==> v33: inputs <==
==> flow/design.v <==
`timescale 1ns / 1ps
module rise_detect(
    input clk,
    input rst,
    input d,
    output rise
);
reg d_q;
always @(posedge clk) begin
    if(rst)
        d_q <= 0;
    else
        d_q <= d;
end
assign rise = d & ~d_q;
endmodule
`timescale 1ns / 1ps
module divider
#(parameter COUNT = 32'd499)
(
	input clk,
    input rst,
    input en,
    output divided_clk
    );
reg [31:0] count;
reg div_temp;
always @(posedge clk) begin
    if(rst) begin
        count <= 0;
        div_temp <= 0;
    end else if(en) begin
        count <= count + 1;
	    if(count == COUNT)
	    begin
	       count <= 0;
	       div_temp <= ~div_temp;
	    end
    end
end 
assign divided_clk = div_temp;
endmodule
`timescale 1ns / 1ps
module eight_bit_counter
#(parameter COUNT = 5)
(
    input wire clk,
    input wire rst,
    input wire tick,
    input wire reset_count,
    output wire rollover,
    output wire [7:0] count_out
);
reg int_rollover;
reg [7:0] int_count;
always @(posedge clk) begin
    if(rst || reset_count) begin
        int_count <= 0;
        int_rollover <= 0;
    end else if(tick) begin
        if(int_count == COUNT) begin
            int_count <= 0;
            int_rollover <= 1;
        end else begin
            int_count <= int_count + 1;
            int_rollover <= 0;
        end
    end 
end
assign rollover = int_rollover;
assign count_out = int_count;
endmodule
`timescale 1ns / 1ps
module bin_to_decimal(
	input [15:0] B,
	output reg [19:0] bcdout
	);
	reg [35:0] z;
	integer i;
always @(*)
  begin
    for(i = 0; i <= 35; i = i+1)
	z[i] = 0;
    z[18:3] = B;  
    repeat(13)
	 begin
	if(z[19:16] > 4)	
		z[19:16] = z[19:16] + 3;
	if(z[23:20] > 4) 	
		z[23:20] = z[23:20] + 3;
	if(z[27:24] > 4) 	
		z[27:24] = z[27:24] + 3;
	if(z[31:28] > 4) 	
		z[31:28] = z[31:28] + 3;
	if(z[35:32] > 4) 	
		z[35:32] = z[35:32] + 3;
	z[35:1] = z[34:0];
    end      
    bcdout = z[35:16]; 
  end         
endmodule
`timescale 1ns / 1ps
module increment_selector(
input selector,
input in_0,
input in_1,
output signal
    );
reg signal_temp;
always @(*) begin
    if(selector) begin
        signal_temp <= in_0;
    end else begin
        signal_temp <= in_1;
    end
end
assign signal = signal_temp;
endmodule
`timescale 1ns / 1ps
module count_time(
input master_clock,
input rst,
input set_time,
input increment_hours,
input increment_minutes,
output [5:0] raw_value_mins,
output [5:0] raw_value_hrs,
output [7:0] hours_bcd,
output [7:0] minutes_bcd,
output [7:0] seconds_bcd
    );
wire minutes_increment;
wire hours_increment;
wire seconds_ticker;
wire minutes_ticker;
wire hours_ticker;
wire [7:0] seconds_raw_value;
wire [7:0] minutes_raw_value;
wire [7:0] hours_raw_value;
wire seconds_tick;
wire minutes_tick;
wire hours_tick;
assign raw_value_hrs = hours_raw_value[5:0];
assign raw_value_mins = minutes_raw_value[5:0];
divider u1(
.clk(master_clock),
.rst(rst),
.en(1'b1),
.divided_clk(seconds_ticker)
);
rise_detect u1_edge(
.clk(master_clock),
.rst(rst),
.d(seconds_ticker),
.rise(seconds_tick)
);
eight_bit_counter #(.COUNT(59)) u2 (
.clk(master_clock),
.rst(rst),
.tick(seconds_tick),
.reset_count(1'b0),
.rollover(minutes_ticker),
.count_out(seconds_raw_value[7:0])
);
increment_selector u3(
.selector(set_time),
.in_0(increment_minutes),
.in_1(minutes_ticker),
.signal(minutes_increment)
);
rise_detect u3_edge(
.clk(master_clock),
.rst(rst),
.d(minutes_increment),
.rise(minutes_tick)
);
eight_bit_counter #(.COUNT(59)) u4 (
.clk(master_clock),
.rst(rst),
.tick(minutes_tick),
.reset_count(1'b0),
.count_out(minutes_raw_value[7:0]),
.rollover(hours_ticker)
);
increment_selector u5(
.selector(set_time),
.in_0(increment_hours),
.in_1(hours_ticker),
.signal(hours_increment)
);
rise_detect u5_edge(
.clk(master_clock),
.rst(rst),
.d(hours_increment),
.rise(hours_tick)
);
eight_bit_counter #(.COUNT(23)) u6 (
.clk(master_clock),
.rst(rst),
.tick(hours_tick),
.reset_count(1'b0),
.rollover(),
.count_out(hours_raw_value)
);
bin_to_decimal u7(
.B(seconds_raw_value[7:0]),
.bcdout(seconds_bcd)
);
bin_to_decimal u8(
.B(minutes_raw_value[7:0]),
.bcdout(minutes_bcd)
);
bin_to_decimal u9(
.B(hours_raw_value[7:0]),
.bcdout(hours_bcd)
);
endmodule
`timescale 1ns / 1ps
module debounce_button(
input clk,
input rst,
input debounce_in,
output debounce_out
    );
wire q_temp1;
wire q_temp2;
wire q_temp3;
wire q_temp3_bar;
wire slow_clk;
wire slow_tick;
assign q_temp3_bar = ~q_temp3;
assign debounce_out = q_temp3_bar & q_temp2;
d_flipflop u1(
.clk(clk),
.rst(rst),
.en(slow_tick),
.D(debounce_in),
.Q(q_temp1)
);
d_flipflop u2(
.clk(clk),
.rst(rst),
.en(slow_tick),
.D(q_temp1),
.Q(q_temp2)
);
d_flipflop u3(
.clk(clk),
.rst(rst),
.en(slow_tick),
.D(q_temp2),
.Q(q_temp3)
);
divider #(.COUNT(32'd15)) u4(
.clk(clk),
.rst(rst),
.en(1'b1),
.divided_clk(slow_clk)
);
rise_detect u4_edge(
.clk(clk),
.rst(rst),
.d(slow_clk),
.rise(slow_tick)
);
endmodule
module d_flipflop(
input clk,
input rst,
input en,
input D,
output reg Q
);
always @(posedge clk)begin
    if(rst)
        Q <= 0;
    else if(en)
        Q <= D;
end
endmodule
`timescale 1ns / 1ps
module set_time(
input master_clk,
input rst,
input change_selection,
input increment_selection,
output reg set_minutes,
output reg set_hours
    );
reg previous_change_selection_state;
reg previous_increment_selection_state;
reg mode;
always @(posedge master_clk) begin
    if(rst) begin
        mode <= 0;
        previous_change_selection_state <= 0;
    end else if(change_selection && !previous_change_selection_state) begin
        mode <= ~mode;
        previous_change_selection_state <= 1;
    end else if (!change_selection && previous_change_selection_state) begin
        mode <= mode;
        previous_change_selection_state <= 0;
    end else begin
        mode <= mode;
        previous_change_selection_state <= previous_change_selection_state;
    end
end
always @(posedge master_clk) begin
    if(rst) begin
        set_minutes <= 0;
        set_hours <= 0;
        previous_increment_selection_state <= 0;
    end else if(increment_selection && (!previous_increment_selection_state)) begin
        if(mode) begin
             set_minutes <= 1;
             set_hours <= 0;         
        end else begin
             set_minutes <= 0;
             set_hours <= 1;   
        end
        previous_increment_selection_state <= 1;
    end else if(!increment_selection && previous_increment_selection_state) begin
        set_minutes <= 0;
        set_hours <= 0; 
        previous_increment_selection_state <= 0;
    end else begin
        set_minutes <= 0;
        set_hours <= 0; 
        previous_increment_selection_state <= previous_increment_selection_state;
    end    
end    
endmodule
`timescale 1ns / 1ps
module stopwatch(
input master_clock,
input rst,
input enable,
input trigger,
input reset,
output [7:0] seconds_bcd,
output [7:0] milliseconds_bcd
    );
reg master_clock_mux;
reg trigger_enable;
reg previous_state;
wire milliseconds_tick;
wire seconds_tick;
wire milliseconds_ticker;
wire seconds_ticker;
wire [7:0] milliseconds_raw_value;
wire [7:0] seconds_raw_value;
always @(posedge master_clock) begin
    if(rst) begin
        trigger_enable <= 0;
        previous_state <= 0;
    end else if(trigger && !previous_state) begin
        trigger_enable <= ~trigger_enable;
        previous_state <= 1;
    end else if (!trigger && previous_state) begin
        trigger_enable <= trigger_enable;
        previous_state <= 0;
    end else begin
        trigger_enable <= trigger_enable;
        previous_state <= previous_state;
    end
end
always @(*) begin
    if(enable && trigger_enable) begin
        master_clock_mux = 1'b1;
    end
    else begin
        master_clock_mux = 1'b0;
    end
end
divider #(.COUNT(32'd4)) u1(
.clk(master_clock),
.rst(rst),
.en(master_clock_mux),
.divided_clk(milliseconds_ticker)
);
rise_detect u1_edge(
.clk(master_clock),
.rst(rst),
.d(milliseconds_ticker),
.rise(milliseconds_tick)
);
eight_bit_counter #(.COUNT(99)) u2 (
.clk(master_clock),
.rst(rst),
.tick(milliseconds_tick),
.reset_count(reset),
.count_out(milliseconds_raw_value[7:0]),
.rollover(seconds_ticker)
);
rise_detect u2_edge(
.clk(master_clock),
.rst(rst),
.d(seconds_ticker),
.rise(seconds_tick)
);
eight_bit_counter #(.COUNT(99)) u3 (
.clk(master_clock),
.rst(rst),
.tick(seconds_tick),
.rollover(),
.reset_count(reset),
.count_out(seconds_raw_value[7:0])
);
bin_to_decimal u4(
.B(milliseconds_raw_value[7:0]),
.bcdout(milliseconds_bcd)
);
bin_to_decimal u5(
.B(seconds_raw_value[7:0]),
.bcdout(seconds_bcd)
);
endmodule
`timescale 1ns / 1ps
module alarm(
input [5:0] alarm_mins,
input [5:0] alarm_hours,
input [5:0] mins_value,
input [5:0] hours_value,
output reg [15:0] flash
    );
always @(*) begin
    if((mins_value == alarm_mins) && (hours_value == alarm_hours)) begin
        flash <= 16'b1111111111111111;
    end else begin
        flash <= 0;
    end
end    
endmodule
`timescale 1ns / 1ps
module converter(
input [1:0] converter_input,
output reg [3:0] converter_output
    );
always @(*) begin
    case(converter_input)
        2'b00 : converter_output <= 4'b0001;
        2'b01 : converter_output <= 4'b0010;
        2'b10 : converter_output <= 4'b0100;
        default : converter_output <= 4'b1000;
    endcase
end   
endmodule
`timescale 1ns / 1ps
module mux
(
input selector,
input [15:0] group0,
input [15:0] group1,
output [15:0] group_out
);
reg [15:0] group_temp;    
assign group_out[15:0] = group_temp[15:0];  
always @(*) begin
    if(selector == 0) begin
        group_temp[15:0] <= group0[15:0];
    end
    else begin
        group_temp[15:0] <= group1[15:0];
    end
end    
endmodule
`timescale 1ns / 1ps
module display_demux(
input [1:0] mode,
input [15:0] clock_module_bcd,
input [15:0] stop_watch_bcd,
input [15:0] set_alarm_bcd,
output reg [15:0] output_bcd
);
always @(*) begin
    case(mode)
        2'b00 : output_bcd <= clock_module_bcd;
        2'b01 : output_bcd <= stop_watch_bcd;
        2'b10 : output_bcd <= clock_module_bcd;
        default : output_bcd <= set_alarm_bcd;
    endcase
end
endmodule
`timescale 1ns / 1ps
module seg7decimal(
	 input [15:0] x,
    input clk,
    input rst,
    input clr,
    output reg [6:0] a_to_g,
    output reg [3:0] an,
    output wire dp 
	 );
wire [1:0] s;	 
reg [3:0] digit;
wire [3:0] aen;
reg [3:0] clkdiv;
assign dp = 1;
assign s = clkdiv[3:2];
assign aen = 4'b1111;  
always @(posedge clk) 
	if (rst) digit <= 4'd0; else
	case(s)
	0:digit <= x[3:0];  
	1:digit <= x[7:4];  
	2:digit <= x[11:8];  
	3:digit <= x[15:12];  
	default:digit <= x[3:0];
	endcase
	always @(*)
case(digit)
0:a_to_g = 7'b1000000; 
1:a_to_g = 7'b1111001; 
2:a_to_g = 7'b0100100; 
3:a_to_g = 7'b0110000; 
4:a_to_g = 7'b0011001; 
5:a_to_g = 7'b0010010; 
6:a_to_g = 7'b0000010; 
7:a_to_g = 7'b1111000; 
8:a_to_g = 7'b0000000; 
9:a_to_g = 7'b0010000; 
'hA:a_to_g = 7'b0111111;  
'hB:a_to_g = 7'b1111111;  
'hC:a_to_g = 7'b1110111;
default: a_to_g = 7'b0000000;  
endcase
always @(*)begin
an=4'b1111;
if(aen[s] == 1)
an[s] = 0;
end
always @(posedge clk) begin
if ( clr == 1 || rst == 1)
clkdiv <= 0;
else
clkdiv <= clkdiv+1;
end
endmodule
`timescale 1ns / 1ps
 module Basys3_Abacus_Top(
	 input clk,
	 input rst,
    input btnC,
    input btnR,
    input btnU,
    input [15:0] sw,
     output [6:0] seg,
     output dp,
     output [3:0] an,
     output [15:0] led
 );
wire[15:0] seven_seg_input;
wire[15:0] clock_module_mux_output;
wire[15:0] joiner;
wire [7:0] hours_bcd;
wire [7:0] minutes_bcd;
wire [7:0] seconds_bcd;
wire [7:0] stopwatch_ms_bcd;
wire [7:0] stopwatch_s_bcd;
wire clock_mode;
wire stop_watch_mode;
wire set_time_mode;
wire set_alarm_mode;
wire set_time_inc_mins;
wire set_time_inc_hours;
wire [5:0] raw_value_mins;
wire [5:0] raw_value_hrs;
wire btnC_debounced;
wire btnU_debounced;
wire btnR_debounced;
debounce_button u_btnc(
.clk(clk),
.rst(rst),
.debounce_in(btnC),
.debounce_out(btnC_debounced)
);
debounce_button u_btnu(
.clk(clk),
.rst(rst),
.debounce_in(btnU),
.debounce_out(btnU_debounced)
);
debounce_button u_btnR(
.clk(clk),
.rst(rst),
.debounce_in(btnR),
.debounce_out(btnR_debounced)
);
converter u_mode(
.converter_input({sw[1],sw[0]}),
.converter_output({set_alarm_mode, set_time_mode, stop_watch_mode, clock_mode})
);
alarm u_alarm(
.alarm_mins(sw[9:4]),
.alarm_hours(sw[15:10]),
.mins_value(raw_value_mins),
.hours_value(raw_value_hrs),
.flash(led)
);
count_time u1(
.master_clock(clk),
.rst(rst),
.set_time(set_time_mode),
.increment_hours(set_time_inc_hours),
.increment_minutes(set_time_inc_mins),
.raw_value_mins(raw_value_mins),
.raw_value_hrs(raw_value_hrs),
.hours_bcd(hours_bcd),
.minutes_bcd(minutes_bcd),
.seconds_bcd(seconds_bcd)
);
mux u2(
.selector(btnC),
.group0({hours_bcd[7:0], minutes_bcd[7:0]}),
.group1(seconds_bcd[7:0]),
.group_out(clock_module_mux_output[15:0])
);
stopwatch u3
(
.master_clock(clk),
.rst(rst),
.enable(stop_watch_mode),
.trigger(btnC_debounced),
.reset(btnR_debounced),
.seconds_bcd(stopwatch_s_bcd),
.milliseconds_bcd(stopwatch_ms_bcd)
);
set_time u_set_time(
.master_clk(clk),
.rst(rst),
.change_selection(btnR_debounced),
.increment_selection(btnU_debounced),
.set_minutes(set_time_inc_mins),
.set_hours(set_time_inc_hours)
    );
display_demux u_display_demux(
.mode({sw[1],sw[0]}),
.clock_module_bcd(clock_module_mux_output),
.stop_watch_bcd({stopwatch_s_bcd, stopwatch_ms_bcd}),
.set_alarm_bcd(16'd0),
.output_bcd(seven_seg_input)
);
seg7decimal u5 (
.x(seven_seg_input[15:0]),
.clk(clk),
.rst(rst),
.clr(1'b0),
.a_to_g(seg),
.an(an),
.dp(dp)
);
endmodule
==> flow/run.sh <==
#!/bin/bash
# the make line also repeats each setting of config.mk as NAME=value (left out here)
make -C /OpenROAD-flow-scripts/flow DESIGN_CONFIG=/design/flow/config.mk WORK_HOME=/design/flow/orfs CLKGATE_MAP_FILE= finish
==> flow/config.mk <==
export PLATFORM = sky130hd
export DESIGN_NAME = Basys3_Abacus_Top
export DESIGN_NICKNAME = Basys3_Abacus_Top
export VERILOG_FILES = /design/flow/design.v
export SDC_FILE = /design/flow/constraint.sdc
export NUM_CORES = 4
export LEC_CHECK = 0
export ABC_AREA = 1
export CAP_MARGIN = 15
export CORE_ASPECT_RATIO = 0.92
export CORE_MARGIN = 2
export CORE_UTILIZATION = 72
export CTS_CLUSTER_DIAMETER = 63
export CTS_CLUSTER_SIZE = 72
export MAX_ROUTING_LAYER = met5
export MIN_ROUTING_LAYER = met1
export PLACE_DENSITY_LB_ADDON = 0.01
export SETUP_SLACK_MARGIN = -0.18
export SLEW_MARGIN = 20
==> flow/constraint.sdc <==
create_clock -name core_clock -period 3.79 [get_ports {clk}]
set_input_delay 0.7580 -clock core_clock [delete_from_list [all_inputs] [get_ports {clk}]]
set_output_delay 0.7580 -clock core_clock [all_outputs]
set_load 0.01 [all_outputs]
==> v29 (differences from v33) <==
ABC_AREA = not set   (was 1)
CAP_MARGIN = 20   (was 15)
CORE_ASPECT_RATIO = not set   (was 0.92)
CORE_UTILIZATION = 68   (was 72)
CTS_CLUSTER_DIAMETER = not set   (was 63)
CTS_CLUSTER_SIZE = 87   (was 72)
HOLD_SLACK_MARGIN = -0.1   (was not set)
MAX_ROUTING_LAYER = not set   (was met5)
MIN_ROUTING_LAYER = not set   (was met1)
PLACE_DENSITY_LB_ADDON = not set   (was 0.01)
SETUP_SLACK_MARGIN = not set   (was -0.18)
TNS_END_PERCENT = 5   (was not set)
==> flow/constraint.sdc (replaced) <==
create_clock -name core_clock -period 8.28 [get_ports {clk}]
set_input_delay 1.6560 -clock core_clock [delete_from_list [all_inputs] [get_ports {clk}]]
set_output_delay 1.6560 -clock core_clock [all_outputs]
set_load 0.01 [all_outputs]
==> v1 (differences from v33) <==
ABC_AREA = not set   (was 1)
CAP_MARGIN = 20   (was 15)
CORE_ASPECT_RATIO = not set   (was 0.92)
CORE_UTILIZATION = 40   (was 72)
CTS_CLUSTER_DIAMETER = not set   (was 63)
CTS_CLUSTER_SIZE = not set   (was 72)
MAX_ROUTING_LAYER = not set   (was met5)
MIN_ROUTING_LAYER = not set   (was met1)
PLACE_DENSITY_LB_ADDON = not set   (was 0.01)
SETUP_SLACK_MARGIN = not set   (was -0.18)
==> flow/constraint.sdc (replaced) <==
create_clock -name core_clock -period 6.61 [get_ports {clk}]
set_input_delay 1.3220 -clock core_clock [delete_from_list [all_inputs] [get_ports {clk}]]
set_output_delay 1.3220 -clock core_clock [all_outputs]
set_load 0.01 [all_outputs]
==> results <==
item	v29	v33	v1
Die width	157.8 µm	156.3 µm	204.6 µm
Clock group share of total power	0.514	0.427	0.496
Total Power Consumption	2.594 mW	4.950 mW	3.139 mW
Number of nets in the final layout	2109	2523	2116
Vias	14335	14700	14098
Result of the run	no timing/DRC/antenna violations	complete, but fails checks	no timing/DRC/antenna violations
Reasons for failing layout checks	-	setup timing	-
Post-route clock period utilization	0.7803	1.129	0.9408
Setup WS pre-CTS	1.955 ns	-0.4766 ns	0.3968 ns
Latency at later pin	0.55 ns	0.52 ns	0.56 ns
Synth Area in Simple Gates	0.2767	0.3741	0.2767
Buffers plus inverters on the worst setup path	4	5	4
Slowest cell delay on critical path	0.53 ns	0.36 ns	0.52 ns
Synthesis area per yosys	16090 µm²	15370 µm²	16090 µm²
Number of warning messages in the logs	78	79	76
Power is estimated from default activity; no workload was simulated.
